// adc_3008
module adc_3008(clk, rst, cs, mosi, sck, miso, start, seg0, seg1, seg2, seg3, seg4, seg5);
Size: roughly 1900 cells after synthesis, about 160 flip-flops, about 14000 um^2 of cells after synthesis.
Settings: LEC_CHECK=0, ABC_AREA=1, CAP_MARGIN=20, CORE_MARGIN=2, CORE_UTILIZATION=72, CTS_CLUSTER_DIAMETER=27, CTS_CLUSTER_SIZE=72, GPL_ROUTABILITY_DRIVEN=0, MAX_ROUTING_LAYER=met4, PLACE_DENSITY_LB_ADDON=0.01, SETUP_SLACK_MARGIN=0.65, SLEW_MARGIN=20; clock period 10.1 ns.
run.sh (not shown) runs the stock make flow with config.mk's settings and CLKGATE_MAP_FILE=.
The starting point finished but fails on negative setup slack.
==> next run, changes <==
Settings changed: CORE_UTILIZATION 72 to 64, CTS_CLUSTER_DIAMETER 27 to default, CTS_CLUSTER_SIZE 72 to default, GPL_ROUTABILITY_DRIVEN 0 to default, MAX_ROUTING_LAYER met4 to default, PLACE_DENSITY_LB_ADDON 0.01 to default, SETUP_SLACK_MARGIN 0.65 to default.
Clock period 10.1 ns to 7.6 ns, I/O delays scaled along.
Effect: The new run completed and failed the layout checks on negative setup slack; global-route usage fell by 2.1 points; maximum frequency rose by about 12%; flip-flop count is unchanged; power rose by about 35%; final area rose by 8.6%.
==> next run, changes <==
Settings changed: ABC_AREA 1 to default, CORE_UTILIZATION 64 to 56, CTS_CLUSTER_SIZE from default to 15.
Clock period 7.6 ns to 9.4 ns, I/O delays scaled along.
After rerunning: The changed run finished but failed the layout checks on negative setup slack; die size is higher by 14%; worst setup slack is better by 0.81 ns; register-to-register slack is better by 0.81 ns.
==> next run, changes <==
Settings changed: CORE_UTILIZATION 56 to 67, CTS_CLUSTER_SIZE 15 to 26.
Clock period 9.4 ns to 12.8 ns, I/O delays scaled along.
Now the flow finished with timing, DRC and antenna clean; cell area goes down by 19%; area after synthesis is unchanged; die area falls by about 16%; combinational power falls by 21%; non-clock buffer count drops by 358.

* * *

Starting RTL as in the previous note.
## adc_3008
module adc_3008(clk, rst, cs, mosi, sck, miso, start, seg0, seg1, seg2, seg3, seg4, seg5);
clock: 9.27 ns
lec_check: 0
abc_area: 1
cap_margin: 20
cell_pad_in_sites_detail_placement: 2
core_aspect_ratio: 1.05
core_margin: 2
core_utilization: 15
cts_cluster_size: 88
gpl_timing_driven: 0
setup_slack_margin: 2.23
slew_margin: 20
tns_end_percent: 95
The first run finished but fails on setup timing.
Edit:
- CELL_PAD_IN_SITES_DETAIL_PLACEMENT: 2 -> 0
- CTS_CLUSTER_SIZE: 88 -> 95
- GPL_ROUTABILITY_DRIVEN: unset -> 0
- MAX_ROUTING_LAYER: unset -> met4
- SETUP_SLACK_MARGIN: 2.23 -> 1.33
- TNS_END_PERCENT: 95 -> 40
What happened:
- The changed run finished but failed the layout checks on setup timing
- cell area goes down by about 4.5%
- worst setup slack improves by 2.3 ns
- register-to-register slack gets better by 2.3 ns
- via count is lower by 16%
- power fell by 0.69%
Edit:
- CELL_PAD_IN_SITES_GLOBAL_PLACEMENT: unset -> 1
- clock period: 9.27 -> 19.1 ns (I/O delays scaled with it)
Result: The changed run completed with no timing, DRC or antenna violations; worst hold slack hardly moves; area after synthesis is unchanged; final cell count goes down by 3.9%; cell area goes down by 13%; power goes down by 53%; utilization goes down by 2.8 points; synthesized cell count is unchanged; count of clock-buffer cells in the layout goes down by 6; first-iteration DRC count goes down by 9.1%; die area is unchanged; worst setup slack improved by 9.0 ns.
Edit:
- ABC_AREA: 1 -> unset
- CELL_PAD_IN_SITES_DETAIL_PLACEMENT: 0 -> unset
- CELL_PAD_IN_SITES_GLOBAL_PLACEMENT: 1 -> unset
- CORE_ASPECT_RATIO: 1.05 -> unset
- CORE_UTILIZATION: 15 -> 40
- CTS_CLUSTER_SIZE: 95 -> unset
- GPL_ROUTABILITY_DRIVEN: 0 -> unset
- GPL_TIMING_DRIVEN: 0 -> unset
- MAX_ROUTING_LAYER: met4 -> unset
- SETUP_SLACK_MARGIN: 1.33 -> unset
- TNS_END_PERCENT: 40 -> unset
- clock period: 19.1 -> 20.0 ns (I/O delays scaled with it)
Outcome:
- The new run completed without violations
- power fell by a little under a tenth
- critical path depth fell by 26
- via count fell slightly
- non-clock buffer count fell by 21

* * *

The RTL this note starts from:
==> flow/design.v <==
module seven_seg(en,in,seg);
input [3:0] in;
input en;
output [7:0] seg;
reg [7:0] seg;
always@(en or in)
begin
 if (!en) seg=8'b11111111;
 else case(in)
 4'd0: seg=8'b11000000;
 4'd1: seg=8'b11111001;
 4'd2: seg=8'b10100100;
 4'd3: seg=8'b10110000;
 4'd4: seg=8'b10011001;
 4'd5: seg=8'b10010010;
 4'd6: seg=8'b10000010;
 4'd7: seg=8'b11011000;
 4'd8: seg=8'b10000000;
 4'd9: seg=8'b10010000;
 default: seg=8'b11111111;
 endcase
 end
 endmodule 
module seven_seg_dot (en,in,seg);
input [3:0] in;
input en;
output [7:0] seg;
reg [7:0] seg;
always@(en or in)
begin
 if (!en) seg=8'b11111111;
 else case(in)
 4'd0: seg=8'b01000000;
 4'd1: seg=8'b01111001;
 4'd2: seg=8'b00100100;
 4'd3: seg=8'b00110000;
 4'd4: seg=8'b00011001;
 4'd5: seg=8'b00010010;
 4'd6: seg=8'b00000010;
 4'd7: seg=8'b01011000;
 4'd8: seg=8'b00000000;
 4'd9: seg=8'b00010000;
 default: seg=8'b11111111;
 endcase
 end
 endmodule 
module bcd_8421 (clk, rst, data, unit, ten, hun, thou, ten_thou, hun_thou);
input clk, rst;
input [19:0] data;
output [3:0] unit, ten, hun, thou, ten_thou, hun_thou;
reg [5:0]  cnt_shift;
reg [43:0] data_shift;  
reg        shift_sig;
reg [3:0]  unit, ten, hun, thou, ten_thou, hun_thou;
always@(posedge clk or posedge rst)
if (rst)
cnt_shift <= 5'd0;
else if (cnt_shift == 5'd21 && shift_sig == 1'b0)
cnt_shift <= 5'd0;
else if (shift_sig == 1'b0)
cnt_shift <= cnt_shift +1'b1;
else 
cnt_shift <= cnt_shift;
always@(posedge clk or posedge rst)
if (rst)
data_shift <= 44'b0;
else if (cnt_shift == 5'd0 && shift_sig == 1'b0)
data_shift <= {24'd0, data};
else if ((cnt_shift <= 5'd20) && (shift_sig == 1'b1))
begin
data_shift[23:20] <= (data_shift[23:20] > 4'b0100)?(data_shift[23:20] + 4'b0011):(data_shift[23:20]);
data_shift[27:24] <= (data_shift[27:24] > 4'b0100)?(data_shift[27:24] + 4'b0011):(data_shift[27:24]);
data_shift[31:28] <= (data_shift[31:28] > 4'b0100)?(data_shift[31:28] + 4'b0011):(data_shift[31:28]);
data_shift[35:32] <= (data_shift[35:32] > 4'b0100)?(data_shift[35:32] + 4'b0011):(data_shift[35:32]);
data_shift[39:36] <= (data_shift[39:36] > 4'b0100)?(data_shift[39:36] + 4'b0011):(data_shift[39:36]);
data_shift[43:40] <= (data_shift[43:40] > 4'b0100)?(data_shift[43:40] + 4'b0011):(data_shift[43:40]);
end
else if ((cnt_shift <= 5'd20) && (shift_sig == 1'b0))
data_shift <= data_shift << 1;
else 
data_shift <= data_shift;
always@(posedge clk or posedge rst)
if(rst == 1'b1)
shift_sig <= 1'b1;
else 
shift_sig <= ~shift_sig;
always@(posedge clk or posedge rst)
if(rst)
begin
unit <= 4'd0;
ten  <= 4'd0;
hun  <= 4'd0;
thou <= 4'd0;
ten_thou <= 4'd0;
hun_thou <= 4'd0;
end
else if (cnt_shift == 5'd21)
begin
 unit  <= data_shift[23:20];
 ten   <= data_shift[27:24];
 hun   <= data_shift[31:28];
 thou  <= data_shift[35:32];
 ten_thou <= data_shift[39:36];
 hun_thou <= data_shift[43:40];
 end
 endmodule
module adc_3008(clk, rst, cs, mosi, sck, miso, start, seg0, seg1, seg2, seg3, seg4, seg5); 
input clk, rst;
input miso;
input start;
output reg cs;
output reg mosi, sck;
output [7:0] seg0, seg1, seg2, seg3, seg4, seg5;
reg [2:0] state;     
reg [7:0] cnt_clk;   
reg [4:0] cnt_sck;   
reg [3:0] cnt_bit;   
reg [2:0] cnt_byte; 
reg rd_sig;          
reg [10:0] data_reg; 
reg [9:0] data_out;  
reg send_data_sig;   
reg [31:0] cnt;      
reg start_sig;       
wire [3:0] unit;
wire [3:0] ten; 
wire [3:0] hun; 
wire [3:0] thou; 
wire [3:0] ten_thou;
wire [3:0] hun_thou;
wire [19:0] data_bcd;
wire [19:0] data_bcd_vol;
assign data_bcd = {10'b0, data_out};
assign data_bcd_vol = (data_bcd*20'd479)/20'd1023;
parameter [2:0] INTIAL = 3'd0,
                WAIT_START = 3'd1,
                WRITE = 3'd2,
		READ = 3'd3,
		WAIT_END = 3'd4,
		END = 3'd5;
parameter WR_IN = 11'b000001_10010;
parameter cnt_clk_max = 8'd219;
parameter cnt_max = 32'd1_999;
always@(posedge clk or posedge rst)
if (rst)
cnt <= 32'd0;
else if (cnt == cnt_max)
cnt <= 32'd0;
else if (start == 1'b1)
cnt <= cnt + 1'b1;
always@(posedge clk or posedge rst)
if (rst)
start_sig <= 1'b0;
else if (start == 1'b1 && cnt == cnt_max)  
start_sig <= 1'b1;
else 
start_sig <= 1'b0;
always@(posedge clk or posedge rst)
if (rst)
state <= INTIAL;
else 
case(state)
INTIAL: if (start_sig == 1'b1)
        state <= WAIT_START;
		  else 
		  state <= INTIAL;
WAIT_START: if (cnt_byte == 3'd0 && cnt_clk == cnt_clk_max)
            state <= WRITE;
            else 
            state <= WAIT_START;			
WRITE: if (cnt_byte == 3'd1 && cnt_clk == cnt_clk_max)
       state <= READ;
	   else 
	   state <= WRITE;
READ: if (cnt_byte == 3'd2 && cnt_clk == cnt_clk_max)
      state <= WAIT_END;
      else 
      state <= READ;	  
WAIT_END: if (cnt_byte == 3'd3 && cnt_clk == cnt_clk_max)
          state <= END;
		    else 
		    state <= WAIT_END;
END: if (cnt_byte == 3'd4 && cnt_clk == cnt_clk_max)
     state <= INTIAL;
     else 
     state <= END;
default: state <= INTIAL;
endcase
always@(posedge clk or posedge rst)
if (rst)
cnt_clk <= 8'd0;
else if (state == INTIAL)
cnt_clk <= 8'd0;
else if (cnt_clk == cnt_clk_max) 
cnt_clk <= 8'd0;
else if (state != INTIAL)
cnt_clk <= cnt_clk + 1'b1;
always@(posedge clk or posedge rst)
if (rst)
cnt_byte <= 3'd0;
else if (cnt_byte == 3'd4 && cnt_clk == cnt_clk_max)
cnt_byte <= 3'd0;
else if (cnt_clk == cnt_clk_max)
cnt_byte <= cnt_byte + 1'b1;
always@(posedge clk or posedge rst)
if (rst)
cnt_sck <= 5'd0;
else if (state == WRITE && cnt_byte == 3'd1 && cnt_sck == 5'd19)
cnt_sck <= 5'd0;
else if (state ==READ && cnt_byte == 3'd2 && cnt_sck == 5'd19)
cnt_sck <= 5'd0;
else if (state == WRITE && cnt_byte == 3'd1)
cnt_sck <= cnt_sck + 1'b1;
else if (state ==READ && cnt_byte == 3'd2)
cnt_sck <= cnt_sck + 1'b1;
else 
cnt_sck <= 1'b0;
always@(posedge clk or posedge rst)
if (rst)
sck <= 1'b0;
else if (cnt_sck == 5'd0 && cnt_byte == 3'd3)
sck <= 1'b0;
else if (cnt_sck == 5'd0 && cnt_byte == 3'd1 && cnt_bit >= 4'd5)
sck <= 1'b0;
else if (cnt_sck == 5'd10 && cnt_byte == 3'd1 && cnt_bit >= 4'd5)
sck <= 1'b1;
else if (cnt_sck == 5'd0 && cnt_byte == 3'd2)
sck <= 1'b0;
else if (cnt_sck == 5'd10 && cnt_byte == 3'd2)
sck <= 1'b1;
else 
sck <= sck;
always@(posedge clk or posedge rst)
if (rst)
cnt_bit <= 4'd0;
else if (cnt_bit == 4'd10 && cnt_sck == 5'd10)
cnt_bit <= 4'd0;
else if (cnt_sck == 5'd10)
cnt_bit <= cnt_bit + 1'b1;
always@(posedge clk or posedge rst)
if (rst)
cs <= 1'b1;
else if (start_sig == 1'b1)
cs <= 1'b0;
else if (cnt_byte == 3'd3 && cnt_clk == cnt_clk_max && state == WAIT_END)
cs <= 1'b1;
always@(posedge clk or posedge rst)
if (rst)
mosi <= 1'b0;
else if (state == WRITE && cnt_byte == 4'd1 && cnt_sck == 5'd0)
mosi <= WR_IN[10-cnt_bit];
else if (state != WRITE)
mosi <= 1'b0;
always@(posedge clk or posedge rst)
if (rst)
rd_sig <= 1'b0;
else if (state == READ && cnt_byte == 4'd2 && cnt_sck == 5'd9)
rd_sig <= 1'b1;
else 
rd_sig <= 1'b0;
always@(posedge clk or posedge rst)
if (rst)
data_reg <= 11'd0;
else if (rd_sig == 1'b1)
data_reg <= {data_reg[9:0], miso};
always@(posedge clk or posedge rst)
if (rst)
send_data_sig <= 1'b0;
else if (cnt_byte == 4'd2 && cnt_clk == cnt_clk_max)
send_data_sig <= 1'b1;
else 
send_data_sig <= 1'b0;
always@(posedge clk or posedge rst)
if (rst)
data_out <= 10'd0;
else if (send_data_sig == 1'b1)
data_out <= data_reg[9:0];
else 
data_out <= data_out;
bcd_8421 bcd_8421_inst(
.clk(clk), 
.rst(rst), 
.data(data_bcd_vol), 
.unit(unit), 
.ten(ten), 
.hun(hun), 
.thou(thou), 
.ten_thou(ten_thou), 
.hun_thou(hun_thou)
);
seven_seg s0(
.en(1'b1),
.in(unit), 
.seg(seg0));
seven_seg s1(
.en(1'b1),
.in(ten), 
.seg(seg1));
seven_seg_dot s2(
.en(1'b1),
.in(hun), 
.seg(seg2));
seven_seg s3(
.en(1'b1),
.in(thou), 
.seg(seg3));
seven_seg s4(
.en(1'b1),
.in(ten_thou), 
.seg(seg4));
seven_seg s5(
.en(1'b1),
.in(hun_thou), 
.seg(seg5));
endmodule
==> flow/config.mk <==
export PLATFORM = sky130hd
export DESIGN_NAME = adc_3008
export DESIGN_NICKNAME = adc_3008
export VERILOG_FILES = /design/flow/design.v
export SDC_FILE = /design/flow/constraint.sdc
export NUM_CORES = 4
export LEC_CHECK = 0
export ABC_AREA = 1
export CAP_MARGIN = 20
export CORE_MARGIN = 2
export CORE_UTILIZATION = 67
export CTS_CLUSTER_DIAMETER = 371
export CTS_CLUSTER_SIZE = 100
export PLACE_DENSITY = 0.4
export SETUP_SLACK_MARGIN = 2.05
export SLEW_MARGIN = 20
export TNS_END_PERCENT = 5
==> flow/constraint.sdc <==
create_clock -name core_clock -period 7.6 [get_ports {clk}]
set_input_delay 1.5200 -clock core_clock [delete_from_list [all_inputs] [get_ports {clk}]]
set_output_delay 1.5200 -clock core_clock [all_outputs]
set_load 0.01 [all_outputs]
The first run ran to the end with violations: setup timing.
Change:
ABC_AREA = unset   (was 1)
CORE_UTILIZATION = 40   (was 67)
CTS_CLUSTER_DIAMETER = unset   (was 371)
CTS_CLUSTER_SIZE = unset   (was 100)
PLACE_DENSITY = unset   (was 0.4)
SETUP_SLACK_MARGIN = unset   (was 2.05)
TNS_END_PERCENT = unset   (was 5)
clock period = 12.6 ns   (was 7.6 ns; I/O delays follow)
What happened: This time the run went through all stages and came out clean. Die size came out higher by about 70%. Setup slack improves by 2.7 ns. Final cell count shrinks by about 17%. Clock power falls by 42%. Clock skew rose by 0.0054 ns. Wire length decreases by about 16%. Fmax fell by about 20%. Design area is lower by about 13%. Via count shrinks by about 17%. Non-clock buffer count decreases by 226. Combinational power fell by about 53%.
Change:
CORE_UTILIZATION = 9   (was 40)
clock period = 31.8 ns   (was 12.6 ns; I/O delays follow)
Effect: The new run completed with no timing, DRC or antenna violations; die size goes up to 4.3 times its value; register-to-register slack improves by 19 ns; sequential power goes down by well over a third; clock skew goes up by 0.0055 ns; routed wire length goes up by a little under a tenth; power goes down by well over a third; non-clock buffer count goes down by 6.
Change:
ABC_AREA = 1   (was unset)
CORE_UTILIZATION = 71   (was 9)
PLACE_DENSITY = 0.41   (was unset)
SETUP_SLACK_MARGIN = 2.64   (was unset)
- total power is higher by 1.9%
- die size is lower by 87%
- maximum frequency is higher by 16%
- sequential cell count stays the same
- worst setup slack is better by 1.7 ns
- clock-buffer cell count is higher by 1
- via count is higher by 6.7%
- utilization is higher by 69 points
- register-to-register slack is better by 1.7 ns
- design area is lower by 12%
Power is estimated from default activity; no workload was simulated.
